==> flow/design.v (excerpt) <==
module top_module (
    clk,
    rst,
    X,
    n,
    start,
    Y,
    valid,
    ready,
    overflow,
    error
);
input clk, rst, start;
input [7:0] X;
input [2:0] n;
output valid, ready, overflow, error;
output [31:0] Y;
wire flush,load,controller_inuse;
assign error = 1'b0;
datapath dp( .clk(clk),
             .rst(rst),
             .flush(flush),
             .load(load),
             .x(X),
             .n(n), 
             .controller_inuse(controller_inuse), 
             .result(Y), 
             .valid(valid), 
             .ready(ready), 
             .ov_flag(overflow)
            );
controller ctrl( .clk(clk), 
                 .rst(rst), 
                 .start(start), 
                 .ready(ready), 
                 .error(error), 
                 .ov_flag(overflow), 
                 .flush(flush), 
                 .load(load), 
                 .controller_inuse(controller_inuse)
                );
endmodule
Size: ~5600 cells after synthesis, about 280 flip-flops, ~50 I/O pins, about 45000 µm² of cells after synthesis.
make LEC_CHECK=0 ABC_AREA=1 CAP_MARGIN=25 CELL_PAD_IN_SITES_DETAIL_PLACEMENT=0 CORE_ASPECT_RATIO=0.84 CORE_MARGIN=4 CORE_UTILIZATION=40 HOLD_SLACK_MARGIN=0.28 MAX_ROUTING_LAYER=met5 SETUP_SLACK_MARGIN=3.6 SLEW_MARGIN=20 TNS_END_PERCENT=20 finish   # period 12.7 ns
run.sh (not shown) runs the stock make flow with config.mk's settings and CLKGATE_MAP_FILE=.
The first run produced a clean layout.
Then changed:
- ABC_AREA: 1 -> unset
- CAP_MARGIN: 25 -> 20
- CELL_PAD_IN_SITES_DETAIL_PLACEMENT: 0 -> unset
- CORE_ASPECT_RATIO: 0.84 -> unset
- CORE_MARGIN: 4 -> 2
- HOLD_SLACK_MARGIN: 0.28 -> unset
- MAX_ROUTING_LAYER: met5 -> unset
- SETUP_SLACK_MARGIN: 3.6 -> unset
- TNS_END_PERCENT: 20 -> unset
- clock period: 12.7 -> 14.5 ns (I/O delays scaled with it)
Effect:
- routed wire length fell by 18%
- count of clock-buffer cells in the layout went up by 12
- worst setup slack gets worse by 0.59 ns
- final area came out lower by 7.8%
- global-route usage fell by 2.4 points
- final cell count falls by 16%
- area after synthesis came out lower by 4.6%
- register-to-register slack is better by 1.1 ns
- sequential share of layout area rose by 1.1 points

========
Starting RTL as in the previous note.
Settings: LEC_CHECK=0, ABC_AREA=1, CAP_MARGIN=20, CORE_MARGIN=2, CORE_UTILIZATION=72, CTS_CLUSTER_DIAMETER=303, GPL_ROUTABILITY_DRIVEN=1, MIN_ROUTING_LAYER=met1, PLACE_DENSITY_LB_ADDON=0.16, SETUP_SLACK_MARGIN=0.33, SLEW_MARGIN=20, TNS_END_PERCENT=35; clock period 12.2 ns.
Change:
--- a/flow/config.mk
+++ b/flow/config.mk
@@ -9 +9 @@
-export CAP_MARGIN = 20
+export CAP_MARGIN = 40
@@ -12,0 +13 @@
+export CTS_CLUSTER_SIZE = 72
@@ -15 +16 @@
-export PLACE_DENSITY_LB_ADDON = 0.16
+export PLACE_DENSITY = 0.4
@@ -17 +18 @@
-export SLEW_MARGIN = 20
+export SLEW_MARGIN = 30
==> flow/constraint.sdc (replaced) <==
create_clock -name core_clock -period 4.1 [get_ports {clk}]
set_input_delay 0.8200 -clock core_clock [delete_from_list [all_inputs] [get_ports {clk}]]
set_output_delay 0.8200 -clock core_clock [all_outputs]
set_load 0.01 [all_outputs]
With this change the flow died in global routing with GRT-0116.
Synthesized area does not change.
Die size does not change.
Synthesized cell count does not change.
Change:
--- a/flow/config.mk
+++ b/flow/config.mk
@@ -8,2 +8 @@
-export ABC_AREA = 1
-export CAP_MARGIN = 40
+export CAP_MARGIN = 20
@@ -11 +10 @@
-export CORE_UTILIZATION = 72
+export CORE_UTILIZATION = 68
@@ -13 +11,0 @@
-export CTS_CLUSTER_SIZE = 72
@@ -16 +14 @@
-export PLACE_DENSITY = 0.4
+export PLACE_DENSITY_LB_ADDON = 0.0
@@ -18 +16 @@
-export SLEW_MARGIN = 30
+export SLEW_MARGIN = 20
Outcome: With this change the flow finished but fails on setup timing. Synthesized area goes down by a few percent. Die size rose slightly. Synthesized cell count came out lower by about a fifth.
Change:
==> flow/config.mk (replaced) <==
export PLATFORM = sky130hd
export DESIGN_NAME = top_module
export DESIGN_NICKNAME = top_module
export VERILOG_FILES = /design/flow/design.v
export SDC_FILE = /design/flow/constraint.sdc
export NUM_CORES = 4
export LEC_CHECK = 0
export CAP_MARGIN = 20
export CORE_MARGIN = 2
export CORE_UTILIZATION = 40
export SLEW_MARGIN = 20
==> flow/constraint.sdc (replaced) <==
create_clock -name core_clock -period 15.0 [get_ports {clk}]
set_input_delay 3.0000 -clock core_clock [delete_from_list [all_inputs] [get_ports {clk}]]
set_output_delay 3.0000 -clock core_clock [all_outputs]
set_load 0.01 [all_outputs]
After rerunning: This time the run completed with no timing, DRC or antenna violations. First-iteration DRC count fell by well over a third. Via count fell by a quarter to a third. Cell count fell by a little under a tenth. Synthesized area does not change. Routed wire length fell by a quarter to a third. Cell area fell by about a fifth. Synthesized cell count is unchanged. Critical path depth rose by 1. Global-route usage fell by 22 points.
Change:
--- a/flow/config.mk
+++ b/flow/config.mk
@@ -9 +9,3 @@
-export CORE_MARGIN = 2
+export CELL_PAD_IN_SITES_DETAIL_PLACEMENT = 0
+export CORE_ASPECT_RATIO = 0.84
+export CORE_MARGIN = 4
@@ -10,0 +13 @@
+export MAX_ROUTING_LAYER = met4
@@ -11,0 +15 @@
+export TNS_END_PERCENT = 20
==> flow/constraint.sdc (replaced) <==
create_clock -name core_clock -period 12.7 [get_ports {clk}]
set_input_delay 2.5400 -clock core_clock [delete_from_list [all_inputs] [get_ports {clk}]]
set_output_delay 2.5400 -clock core_clock [all_outputs]
set_load 0.01 [all_outputs]
Effect: With this change the flow produced a layout that fails on setup timing. Non-clock buffer count rises by 363. Wire length rises by a few percent. Count of clock-buffer cells in the layout falls by 7. Worst setup slack loses 0.78 ns. Design area rises by a few percent. Final cell count rises by a few percent. Sequential cell count does not change. Hold slack hardly moves. Clock skew rises by 0.012 ns.
Change:
--- a/flow/config.mk
+++ b/flow/config.mk
@@ -9,3 +9,2 @@
-export CELL_PAD_IN_SITES_DETAIL_PLACEMENT = 0
-export CORE_ASPECT_RATIO = 0.84
-export CORE_MARGIN = 4
+export CELL_PAD_IN_SITES_DETAIL_PLACEMENT = 2
+export CORE_MARGIN = 2
@@ -13,0 +13 @@
+export PLACE_DENSITY_LB_ADDON = 0.01
@@ -15 +14,0 @@
-export TNS_END_PERCENT = 20
==> flow/constraint.sdc (replaced) <==
create_clock -name core_clock -period 15.0 [get_ports {clk}]
set_input_delay 3.0000 -clock core_clock [delete_from_list [all_inputs] [get_ports {clk}]]
set_output_delay 3.0000 -clock core_clock [all_outputs]
set_load 0.01 [all_outputs]
=>
- Now the flow finished clean
- routed wire length came out higher by 21%
- count of clock-buffer cells in the layout came out higher by 10

========
top_module again, from the RTL that the note above started with.
make LEC_CHECK=0 ABC_AREA=1 CAP_MARGIN=20 CELL_PAD_IN_SITES_DETAIL_PLACEMENT=2 CELL_PAD_IN_SITES_GLOBAL_PLACEMENT=3 CORE_MARGIN=5 CORE_UTILIZATION=59 CTS_CLUSTER_DIAMETER=303 CTS_CLUSTER_SIZE=11 GPL_ROUTABILITY_DRIVEN=0 MAX_ROUTING_LAYER=met5 MIN_ROUTING_LAYER=met2 SLEW_MARGIN=15 TNS_END_PERCENT=30 finish   # period 8.0 ns
The starting point did not get past global placement without I/O (3_1_place_gp_skip_io).
Rerun with:
==> flow/config.mk (replaced) <==
export PLATFORM = sky130hd
export DESIGN_NAME = top_module
export DESIGN_NICKNAME = top_module
export VERILOG_FILES = /design/flow/design.v
export SDC_FILE = /design/flow/constraint.sdc
export NUM_CORES = 4
export LEC_CHECK = 0
export CAP_MARGIN = 20
export CORE_MARGIN = 2
export CORE_UTILIZATION = 72
export PLACE_DENSITY_LB_ADDON = 0.01
export SLEW_MARGIN = 20
==> flow/constraint.sdc (replaced) <==
create_clock -name core_clock -period 11.7 [get_ports {clk}]
set_input_delay 2.3400 -clock core_clock [delete_from_list [all_inputs] [get_ports {clk}]]
set_output_delay 2.3400 -clock core_clock [all_outputs]
set_load 0.01 [all_outputs]
With this change the flow produced a layout that fails on setup timing.
Area after synthesis shrinks by 4.6%.
Synthesized cell count drops by 18%.
Die area shrinks by 25%.
Rerun with:
--- a/flow/config.mk
+++ b/flow/config.mk
@@ -8,5 +8,7 @@
 export CAP_MARGIN = 20
 export CORE_MARGIN = 2
-export CORE_UTILIZATION = 72
-export PLACE_DENSITY_LB_ADDON = 0.01
+export CORE_UTILIZATION = 55
+export CTS_CLUSTER_SIZE = 29
+export HOLD_SLACK_MARGIN = 0.3
+export SETUP_SLACK_MARGIN = 1.47
 export SLEW_MARGIN = 20
==> flow/constraint.sdc (replaced) <==
create_clock -name core_clock -period 7.6 [get_ports {clk}]
set_input_delay 1.5200 -clock core_clock [delete_from_list [all_inputs] [get_ports {clk}]]
set_output_delay 1.5200 -clock core_clock [all_outputs]
set_load 0.01 [all_outputs]
What happened: The changed run finished but failed the layout checks on setup timing; via count rose by a few percent; critical path depth shrinks by 1; hold slack gets worse by 0.0033 ns; global-route usage came out lower by 6.6 points; utilization falls by 10 points; first-iteration DRC count went down by a quarter to a third; clock-buffer cell count climbs by 6; clock skew decreases by 0.019 ns.
Rerun with:
--- a/flow/config.mk
+++ b/flow/config.mk
@@ -8,7 +8,4 @@
 export CAP_MARGIN = 20
 export CORE_MARGIN = 2
-export CORE_UTILIZATION = 55
-export CTS_CLUSTER_SIZE = 29
-export HOLD_SLACK_MARGIN = 0.3
-export SETUP_SLACK_MARGIN = 1.47
+export CORE_UTILIZATION = 65
 export SLEW_MARGIN = 20
==> flow/constraint.sdc (replaced) <==
create_clock -name core_clock -period 12.3 [get_ports {clk}]
set_input_delay 2.4600 -clock core_clock [delete_from_list [all_inputs] [get_ports {clk}]]
set_output_delay 2.4600 -clock core_clock [all_outputs]
set_load 0.01 [all_outputs]
What happened: The changed run completed and failed the layout checks on setup timing; via count decreases by 5.6%; register-to-register slack gets better by 4.3 ns; wire length went down by 9.8%; flip-flop count is unchanged.
Rerun with:
--- a/flow/config.mk
+++ b/flow/config.mk
@@ -8,4 +8,4 @@
 export CAP_MARGIN = 20
 export CORE_MARGIN = 2
-export CORE_UTILIZATION = 65
+export CORE_UTILIZATION = 29
 export SLEW_MARGIN = 20
==> flow/constraint.sdc (replaced) <==
create_clock -name core_clock -period 14.5 [get_ports {clk}]
set_input_delay 2.9000 -clock core_clock [delete_from_list [all_inputs] [get_ports {clk}]]
set_output_delay 2.9000 -clock core_clock [all_outputs]
set_load 0.01 [all_outputs]
This time the run completed with no timing, DRC or antenna violations.
Wire length decreases by 1.6%.
Die size rises by about 120%.
First-iteration DRC count went down by about 23%.
Rerun with:
--- a/flow/config.mk
+++ b/flow/config.mk
@@ -6,6 +6,9 @@
 export NUM_CORES = 4
 export LEC_CHECK = 0
+export ABC_AREA = 1
 export CAP_MARGIN = 20
 export CORE_MARGIN = 2
-export CORE_UTILIZATION = 29
+export CORE_UTILIZATION = 72
+export CTS_CLUSTER_SIZE = 72
+export PLACE_DENSITY_LB_ADDON = 0.01
 export SLEW_MARGIN = 20
==> flow/constraint.sdc (replaced) <==
create_clock -name core_clock -period 10.7 [get_ports {clk}]
set_input_delay 2.1400 -clock core_clock [delete_from_list [all_inputs] [get_ports {clk}]]
set_output_delay 2.1400 -clock core_clock [all_outputs]
set_load 0.01 [all_outputs]
Now the flow finished but failed the layout checks on setup timing; wire length goes up by a quarter to a third; die area goes down by well over a third; setup slack loses 1.5 ns; synthesized area goes up by a few percent; via count goes up by a quarter to a third; clock skew goes up by 0.0073 ns; cell count goes up by a little under a tenth; sequential cell count is unchanged; cell area goes up by roughly a tenth; first-iteration DRC count goes up by well over a third.
